Design mult_unsigned, start of the top module:
module mult_unsigned #(
		parameter WIDTHA = 16,
		parameter WIDTHB = 24,
		parameter PIPELINE_DEPTH = 4
)
(
	input clk,rst,
	input [WIDTHA -1 :0] A,
	input [WIDTHB -1 :0] B,
	output [WIDTHA + WIDTHB - 1:0] result
);
For scale: ~82 I/O pins, roughly 18,000 sq um of cells after synthesis.
Settings: LEC_CHECK=0, ABC_AREA=1, CAP_MARGIN=35, CORE_ASPECT_RATIO=0.56, CORE_MARGIN=7, CORE_UTILIZATION=58, CTS_CLUSTER_SIZE=93, GPL_TIMING_DRIVEN=0, HOLD_SLACK_MARGIN=0.11, SLEW_MARGIN=30, TNS_END_PERCENT=20; clock period 7.19 ns.
run.sh (not shown) runs the stock make flow with config.mk's settings and CLKGATE_MAP_FILE=.
The first run ran to the end with no violations.
Next try:
ABC_AREA = default   (was 1)
CAP_MARGIN = 20   (was 35)
CORE_ASPECT_RATIO = default   (was 0.56)
CORE_MARGIN = 2   (was 7)
CORE_UTILIZATION = 65   (was 58)
CTS_CLUSTER_SIZE = default   (was 93)
GPL_TIMING_DRIVEN = default   (was 0)
HOLD_SLACK_MARGIN = default   (was 0.11)
SLEW_MARGIN = 20   (was 30)
TNS_END_PERCENT = default   (was 20)
clock period = 5.44 ns   (was 7.19 ns; I/O delays follow)
Result: The new run finished with setup timing left. Final cell count falls by 14%. Routed wire length falls by 14%.
Next try:
ABC_AREA = 1   (was default)
CORE_UTILIZATION = 72   (was 65)
CTS_CLUSTER_SIZE = 74   (was default)
PLACE_DENSITY = 0.36   (was default)
Result:
- The changed run completed and failed the layout checks on setup timing
- wire length rises by 31%
- global-route usage is higher by 6.3 points
- sequential share of layout area drops by 0.40 points
- via count goes up by 24%
- design area is higher by about 1.8%
- register-to-register slack gains 0.28 ns
- non-clock buffer count drops by 51
- first-iteration DRC count climbs by about 130%
- core utilization went up by 6.6 points

========
wip/quartz:
Starting RTL as in the previous note.
Settings: LEC_CHECK=0, ABC_AREA=1, CAP_MARGIN=20, CORE_ASPECT_RATIO=1.47, CORE_MARGIN=2, CORE_UTILIZATION=72, CTS_CLUSTER_DIAMETER=400, CTS_CLUSTER_SIZE=100, PLACE_DENSITY=0.4, SLEW_MARGIN=20; clock period 4.42 ns.
Run status, wip/quartz: aborted in global routing (5_1_grt), error GRT-0232
Edits applied to the flow inputs when going from wip/quartz to wip/yarrow:
Settings: CTS_CLUSTER_SIZE no longer set, was 100; PLACE_DENSITY now 0.78, was 0.4; CORE_ASPECT_RATIO no longer set, was 1.47; CTS_CLUSTER_DIAMETER no longer set, was 400; the clock period (ns, I/O delays scaled along) now 5.44, was 4.42.
==> results <==
- Status wip/yarrow: flow complete, layout not clean - negative setup slack
- Fraction of the yosys area taken by sequential cells: wip/quartz vs wip/yarrow identical
- Between wip/yarrow and wip/quartz, the area of the core region is higher for wip/quartz.
- On post-placement cell area, the lower figure sits with wip/yarrow, not wip/quartz.
- The final reports for wip/yarrow and wip/quartz show final RePlAce weighted congestion higher in the former.
- As far as cell area after technology mapping goes, wip/quartz and wip/yarrow are indistinguishable; the numbers are identical.
- On total number of H-tree levels, wip/yarrow and wip/quartz are basically level.
- wip/quartz -> wip/yarrow: count of instantiated cells in the yosys netlist delta 0, exact match
Input-level comparison between wip/garnet and wip/yarrow:
Settings: setting MAX_ROUTING_LAYER to met4 for the first time; removing PLACE_DENSITY (formerly 0.78); removing ABC_AREA (formerly 1); changing the clock period (ns, I/O delays scaled along) from 5.44 to 7.4.
- Uppermost signal routing layer after detailed routing = met5: wip/yarrow; uppermost signal routing layer after detailed routing = met4: wip/garnet
- Per the final summary, wip/garnet finished and its layout is clean on timing, DRC and antenna.
- Run comparison: wip/garnet worst setup path startpoint rA[2]; wip/yarrow worst setup path startpoint rB[4]
- Taking wip/yarrow as 1.0, wip/garnet lands at 0.850 on achievable clock frequency.
> inputs changed (wip/garnet -> wip/willow)
Settings: clearing MAX_ROUTING_LAYER, which used to be met4; putting ABC_AREA at 1 where nothing was set; putting TNS_END_PERCENT at 100 where nothing was set; swapping 7.4 for 5.59 in the clock period (ns, I/O delays scaled along).
--- outcome ---
On fraction of the cycle the final worst path needs: between wip/garnet and wip/willow, it ends up higher for wip/willow.
Per the comparison of wip/willow with wip/garnet, non-clock buffer instance count of the final layout climbed 115, post-synthesis xor/xnor area fraction dropped 0.75 points.
Summary of wip/willow over wip/garnet: post-route minimum period shrank by 1.13 ns, aggregate routed wire length grew by 26%, arrival time of the worst setup path shrank by 1.19 ns.
Looking at destination of the critical timing path, the M[0][23] result is from wip/willow; the M[0][38] one comes from wip/garnet.
Inputs modified between wip/willow and wip/amber:
Settings: TNS_END_PERCENT: 100 -> unset; PLACE_DENSITY: unset -> 0.78; SETUP_SLACK_MARGIN: unset -> 1.28; the clock period (ns, I/O delays scaled along): 5.59 -> 4.41.
### Flow results
The flow ran to completion for all of wip/amber and wip/willow but wip/amber, which stopped partway. wip/amber did not run to completion, as it errored out during global routing (5_1_grt). As far as synthesized cell area goes, wip/willow and wip/amber are indistinguishable; the numbers are identical. Diff wip/willow..wip/amber | number of nets produced by synthesis | unchanged. Against wip/willow as the reference, wip/amber delivers a higher final weighted congestion in routability-driven placement. Between wip/amber and wip/willow, it is wip/amber whose HPWL reported at the end of detailed placement is higher, by 3.0 mm. Post-synthesis cell count came out exactly the same in wip/amber and wip/willow. wip/amber ended up with a higher setup fix buffers added after clock tree synthesis than wip/willow did.
Setup changes, wip/amber to wip/maple
Settings: a deleted ABC_AREA that had been 1; a change of CORE_UTILIZATION from 72 to 40; a deleted SETUP_SLACK_MARGIN that had been 1.28; a deleted PLACE_DENSITY that had been 0.78; a change of the clock period (ns, I/O delays scaled along) from 4.41 to 8.0.
[summary]
- wip/maple: all stages complete, timing, DRC and antenna checks passed
- | area of the mapped netlist | wip/maple vs wip/amber | 4.8% lower |
- Proportion of synthesized chip area in sequential cells, wip/maple and wip/amber, lower one = wip/amber.
- Post-synthesis compound-gate area fraction was lower in the run labelled wip/amber.
- Higher placer's final routability congestion estimate goes to wip/amber over wip/maple.
- Comparing wip/maple and wip/amber, average instance area after synthesis is lower on wip/amber.
- Going from wip/amber to wip/maple, count of instances resized after the clock tree is built shrinks by 214.
- wip/amber -> wip/maple: core area increased by more than half

========
mult_unsigned again, from the RTL that the note above started with.
Settings: LEC_CHECK=0, CAP_MARGIN=20, CORE_MARGIN=2, CORE_UTILIZATION=32, CTS_CLUSTER_DIAMETER=306, GPL_ROUTABILITY_DRIVEN=0, MAX_ROUTING_LAYER=met4, PLACE_DENSITY_LB_ADDON=0.21, SLEW_MARGIN=20; clock period 7.7 ns.
Then changed:
--- a/flow/config.mk
+++ b/flow/config.mk
@@ -8,8 +8,4 @@
 export CAP_MARGIN = 20
 export CORE_MARGIN = 2
-export CORE_UTILIZATION = 32
-export CTS_CLUSTER_DIAMETER = 306
-export GPL_ROUTABILITY_DRIVEN = 0
-export MAX_ROUTING_LAYER = met4
-export PLACE_DENSITY_LB_ADDON = 0.21
+export CORE_UTILIZATION = 64
 export SLEW_MARGIN = 20
==> flow/constraint.sdc (replaced) <==
create_clock -name core_clock -period 5.33 [get_ports {clk}]
set_input_delay 1.0660 -clock core_clock [delete_from_list [all_inputs] [get_ports {clk}]]
set_output_delay 1.0660 -clock core_clock [all_outputs]
set_load 0.01 [all_outputs]
What happened: With this change the flow ran to the end with violations: setup timing; hold slack gets worse by 0.0063 ns; maximum frequency grows by 13%; wire length grows by 5.0%; setup slack gets worse by 1.6 ns.
Then changed:
==> flow/constraint.sdc (replaced) <==
create_clock -name core_clock -period 4.33 [get_ports {clk}]
set_input_delay 0.8660 -clock core_clock [delete_from_list [all_inputs] [get_ports {clk}]]
set_output_delay 0.8660 -clock core_clock [all_outputs]
set_load 0.01 [all_outputs]
The changed run produced a layout that fails on setup timing.
Area after synthesis is unchanged.
Core utilization increases by 2.4 points.
Design area increases by 2.9%.
Global-route usage increases by 1.4 points.
Die size stays the same.
Wire length increases by 6.3%.
Maximum frequency decreases by 1.6%.
Non-clock buffer count increases by 54.
Then changed:
--- a/flow/config.mk
+++ b/flow/config.mk
@@ -6,6 +6,9 @@
 export NUM_CORES = 4
 export LEC_CHECK = 0
+export ABC_AREA = 1
 export CAP_MARGIN = 20
 export CORE_MARGIN = 2
-export CORE_UTILIZATION = 64
+export CORE_UTILIZATION = 72
+export MAX_ROUTING_LAYER = met4
+export SETUP_SLACK_MARGIN = 1.25
 export SLEW_MARGIN = 20
=>
- With this change the flow died in global routing (5_1_grt), error GRT-0232
- die area drops by 6.4%
- synthesized cell count climbs by 26%
- area after synthesis climbs by 5.1%
Then changed:
--- a/flow/config.mk
+++ b/flow/config.mk
@@ -11,4 +11,3 @@
 export CORE_UTILIZATION = 72
 export MAX_ROUTING_LAYER = met4
-export SETUP_SLACK_MARGIN = 1.25
 export SLEW_MARGIN = 20
Effect: The changed run did not get past global routing (5_1_grt). Die area does not change. Synthesized cell count stays the same. Area after synthesis stays the same.
Then changed:
--- a/flow/config.mk
+++ b/flow/config.mk
@@ -10,4 +10,5 @@
 export CORE_MARGIN = 2
 export CORE_UTILIZATION = 72
-export MAX_ROUTING_LAYER = met4
+export CTS_CLUSTER_DIAMETER = 400
+export CTS_CLUSTER_SIZE = 100
 export SLEW_MARGIN = 20
==> flow/constraint.sdc (replaced) <==
create_clock -name core_clock -period 4.42 [get_ports {clk}]
set_input_delay 0.8840 -clock core_clock [delete_from_list [all_inputs] [get_ports {clk}]]
set_output_delay 0.8840 -clock core_clock [all_outputs]
set_load 0.01 [all_outputs]
What happened: The new run never finished: it broke off in global routing (5_1_grt) (ODB-0269); area after synthesis is unchanged; die size is unchanged; synthesized cell count is unchanged.
